## run A
==> flow/design.v (excerpt) <==
module riscv_core(
    input           sys_clk         ,
    input           sys_rst_n       ,
    output  reg     led_test        ,
    output          iram_cs         ,
    output  [11:0]  iram_addr       ,
    input   [31:0]  iram_rdata      ,
    output          dram_cs         ,
    output  [3:0]   dram_we         ,
    output  [11:0]  dram_addr       ,
    output  [31:0]  dram_wdata      ,
    input   [31:0]  dram_rdata      
);
Size: roughly 8200 cells after synthesis, about 1300 flip-flops, roughly 130 I/O pins, roughly 74000 um2 of cells after synthesis.
clock: 3.48 ns
lec_check: 0
cap_margin: 20
cell_pad_in_sites_detail_placement: 0
cell_pad_in_sites_global_placement: 0
core_margin: 2
core_utilization: 72
cts_cluster_diameter: 103
gpl_routability_driven: 1
place_density: 0.45
slew_margin: 20
run.sh (not shown) runs the stock make flow with config.mk's settings and CLKGATE_MAP_FILE=.
The flow ended early for run A: it failed with a tool error in clock tree synthesis (4_1_cts).
Modified inputs, run B compared to run A
# run A
export LEC_CHECK = 0
export CAP_MARGIN = 20
export CELL_PAD_IN_SITES_DETAIL_PLACEMENT = 0
export CELL_PAD_IN_SITES_GLOBAL_PLACEMENT = 0
export CORE_MARGIN = 2
export CORE_UTILIZATION = 72
export CTS_CLUSTER_DIAMETER = 103
export GPL_ROUTABILITY_DRIVEN = 1
export PLACE_DENSITY = 0.45
export SLEW_MARGIN = 20
create_clock -name core_clock -period 3.48 [get_ports {sys_clk}]
# run B
export LEC_CHECK = 0
export ABC_AREA = 1
export CAP_MARGIN = 20
export CELL_PAD_IN_SITES_DETAIL_PLACEMENT = 0
export CELL_PAD_IN_SITES_GLOBAL_PLACEMENT = 0
export CORE_ASPECT_RATIO = 0.5
export CORE_MARGIN = 2
export CORE_UTILIZATION = 72
export CTS_CLUSTER_DIAMETER = 348
export CTS_CLUSTER_SIZE = 55
export GPL_ROUTABILITY_DRIVEN = 1
export PLACE_DENSITY = 0.45
export SETUP_SLACK_MARGIN = 1.03
export SLEW_MARGIN = 20
create_clock -name core_clock -period 3.48 [get_ports {sys_clk}]
[summary]
- Run B never completed; the flow aborted with a tool error in clock tree synthesis (4_1_cts).
- Run A → run B: post-synthesis chip area from yosys shows an increase of 5.3%, horizontal die size up about 45%, combined area of all synthesized cells up 5.3%.
- When run B is set beside run A, its HPWL after detailed placement turns out to be about 3.4% smaller.
- Number of cells produced by synthesis ended up 2300 higher on run B than on run A.
- Final weighted congestion in routability-driven placement: lower on run B
- Taking run A as the reference, in run B chip footprint went up 5700 um2, simple logic cell fraction of the synthesized area rose by 9.4 points.
- Compared with run A, run B shows a number of cell instances after yosys synthesis that is 2300 higher.
- Looking at run B and run A, the synthesized-area fraction occupied by adder cells is a wash.
Inputs modified between run B and run C:
# run B
export LEC_CHECK = 0
export ABC_AREA = 1
export CAP_MARGIN = 20
export CELL_PAD_IN_SITES_DETAIL_PLACEMENT = 0
export CELL_PAD_IN_SITES_GLOBAL_PLACEMENT = 0
export CORE_ASPECT_RATIO = 0.5
export CORE_MARGIN = 2
export CORE_UTILIZATION = 72
export CTS_CLUSTER_DIAMETER = 348
export CTS_CLUSTER_SIZE = 55
export GPL_ROUTABILITY_DRIVEN = 1
export PLACE_DENSITY = 0.45
export SETUP_SLACK_MARGIN = 1.03
export SLEW_MARGIN = 20
create_clock -name core_clock -period 3.48 [get_ports {sys_clk}]
# run C
export LEC_CHECK = 0
export CAP_MARGIN = 20
export CELL_PAD_IN_SITES_DETAIL_PLACEMENT = 0
export CELL_PAD_IN_SITES_GLOBAL_PLACEMENT = 0
export CORE_MARGIN = 2
export CORE_UTILIZATION = 72
export CTS_CLUSTER_DIAMETER = 349
export GPL_ROUTABILITY_DRIVEN = 1
export PLACE_DENSITY = 0.45
export SLEW_MARGIN = 20
create_clock -name core_clock -period 3.58 [get_ports {sys_clk}]
[summary]
Status(run C) = ERROR, stage = clock tree synthesis (4_1_cts). The log for run B ends in clock tree synthesis (4_1_cts) with error DPL-0033, so the run never completed. [run C] yosys cell count fell 2300 relative to run B. Reported for run B and run C, count of input and output buffers turned out identical to the last digit. Higher number of instances in the synthesized netlist among run B and run C: run B. Sort run B and run C by total die size, descending, and run B comes first. Run C against run B: netlist area before placement -3900 um2, number of ports placed on the die boundary ~0 delta, HPWL after detailed placement +about 3.3%. Of run B and run C, the run reporting the higher synthesis area per yosys was run B. Run B reports its largest family of logic cells by area as simple AND/OR/NAND/NOR gates while run C reports AND-OR/OR-AND gates. Minimum setup slack after placement is higher on run B. Run C — number of unique standard cell types used by synthesis 24 higher, run B as reference. Routability congestion estimate from global placement (run C vs. run B) decreases slightly.
